## rev 12
// sorting_system
module sorting_system(
    input wire clk,              
    input wire rst_n,            
    input wire btn_manual_1,     
    input wire btn_manual_2,     
    input wire sensor_out,
    output wire s0, s1,
    output wire s2, s3,
    output wire led_r, led_g, led_b,
    input wire ir_sensor,        
    output wire servo_pwm_1,     
    output wire servo_pwm_2,     
    output wire led_ir_status    
);
make LEC_CHECK=0 ABC_AREA=1 CAP_MARGIN=40 CELL_PAD_IN_SITES_GLOBAL_PLACEMENT=2 CORE_ASPECT_RATIO=1.27 CORE_MARGIN=2 CORE_UTILIZATION=40 CTS_CLUSTER_SIZE=54 GPL_ROUTABILITY_DRIVEN=0 HOLD_SLACK_MARGIN=0.1 MIN_ROUTING_LAYER=met2 PLACE_DENSITY=0.75 SLEW_MARGIN=20 finish   # period 8.0 ns
run.sh (not shown) runs the stock make flow with config.mk's settings and CLKGATE_MAP_FILE=.
Edits applied to the flow inputs when going from rev 12 to rev 13:
- CAP_MARGIN changed from 40 to 20
- PLACE_DENSITY removed (was 0.75)
- ABC_AREA removed (was 1)
- GPL_ROUTABILITY_DRIVEN removed (was 0)
- CTS_CLUSTER_SIZE removed (was 54)
- CORE_ASPECT_RATIO removed (was 1.27)
- MIN_ROUTING_LAYER removed (was met2)
- CELL_PAD_IN_SITES_GLOBAL_PLACEMENT removed (was 2)
- HOLD_SLACK_MARGIN removed (was 0.1)
- the clock period (ns, I/O delays scaled along) changed from 8.0 to 4.43
Notes after the runs:
From rev 12 to rev 13 the numbers moved as follows: design area shows a reduction of 3.0%, area after synthesis shows a reduction of 2.7%.
Compare rev 12 and rev 13 | sequential share of layout area higher: rev 13


sorting_system again, from the RTL that the note above started with.
Design sorting_system, start of the top module:
module sorting_system(
    input wire clk,              
    input wire rst_n,            
    input wire btn_manual_1,     
    input wire btn_manual_2,     
    input wire sensor_out,
    output wire s0, s1,
    output wire s2, s3,
    output wire led_r, led_g, led_b,
    input wire ir_sensor,        
    output wire servo_pwm_1,     
    output wire servo_pwm_2,     
    output wire led_ir_status    
);
Settings: LEC_CHECK=0, ABC_AREA=1, CAP_MARGIN=20, CORE_MARGIN=2, CORE_UTILIZATION=72, CTS_CLUSTER_DIAMETER=313, GPL_ROUTABILITY_DRIVEN=0, HOLD_SLACK_MARGIN=0.29, PLACE_DENSITY_LB_ADDON=0.01, SLEW_MARGIN=20; clock period 2.65 ns.
The first run ran to the end with violations: negative setup slack.
==> next run, changes <==
Settings changed: CTS_CLUSTER_DIAMETER 313 to 249, CTS_CLUSTER_SIZE set to 15, GPL_ROUTABILITY_DRIVEN 0 to not set, HOLD_SLACK_MARGIN 0.29 to not set.
Clock period 2.65 ns to 5.26 ns, I/O delays scaled along.
This time the run completed with no timing, DRC or antenna violations.
Non-clock buffer count falls by 195.
Setup slack improved by 2.4 ns.
Worst hold slack improved by 0.0034 ns.
==> next run, changes <==
Settings changed: ABC_AREA 1 to not set, CORE_UTILIZATION 72 to 40, CTS_CLUSTER_DIAMETER 249 to not set, CTS_CLUSTER_SIZE 15 to not set, PLACE_DENSITY_LB_ADDON 0.01 to not set.
Clock period 5.26 ns to 3.22 ns, I/O delays scaled along.
Outcome: The changed run finished with negative setup slack left; register-to-register slack got worse by 2.8 ns; power came out higher by 90%; global-route usage went down by 14 points; count of clock-buffer cells in the layout came out higher by 29; cell area grows by 12%; via count goes down by 4.6%; utilization falls by 28 points; setup slack loses 2.8 ns; fmax drops by 19%; die size rises by 73%; area after synthesis shrinks by 2.7%.


Starting RTL as in the previous note.
Settings: LEC_CHECK=0, ABC_AREA=1, CAP_MARGIN=20, CORE_ASPECT_RATIO=0.92, CORE_MARGIN=2, CORE_UTILIZATION=72, GPL_ROUTABILITY_DRIVEN=0, HOLD_SLACK_MARGIN=0.3, SETUP_SLACK_MARGIN=0.21, SLEW_MARGIN=20; clock period 2.46 ns.
The first run finished with negative setup slack left.
==> next run, changes <==
CORE_ASPECT_RATIO = default   (was 0.92)
CTS_CLUSTER_DIAMETER = 249   (was default)
GPL_ROUTABILITY_DRIVEN = default   (was 0)
HOLD_SLACK_MARGIN = default   (was 0.3)
PLACE_DENSITY = 0.4   (was default)
SETUP_SLACK_MARGIN = default   (was 0.21)
clock period = 5.26 ns   (was 2.46 ns; I/O delays follow)
Effect: The changed run completed with no timing, DRC or antenna violations; non-clock buffer count is lower by 231; register-to-register slack gets better by 2.5 ns; power is lower by well over a third; sequential cell count does not change; wire length is lower by about a fifth; combinational power is lower by well over a third; die area stays flat; cell area is lower by roughly a tenth; critical path depth is higher by 4.
==> next run, changes <==
CTS_CLUSTER_DIAMETER = default   (was 249)
CTS_CLUSTER_SIZE = 99   (was default)
PLACE_DENSITY = default   (was 0.4)
TNS_END_PERCENT = 5   (was default)
clock period = 2.46 ns   (was 5.26 ns; I/O delays follow)
With this change the flow finished with negative setup slack left. Hold slack gets worse by 0.089 ns. Maximum frequency came out higher by a little under a tenth. Via count rises by a little under a tenth. Total power climbs by well over a third. Register-to-register slack gets worse by 2.5 ns. Cell count is higher by a few percent. Clock power came out higher by well over a third. Critical path depth shrinks by 1. Core utilization is higher by 6.3 points. Wire length climbs by roughly a tenth.
Power is estimated from default activity; no workload was simulated.
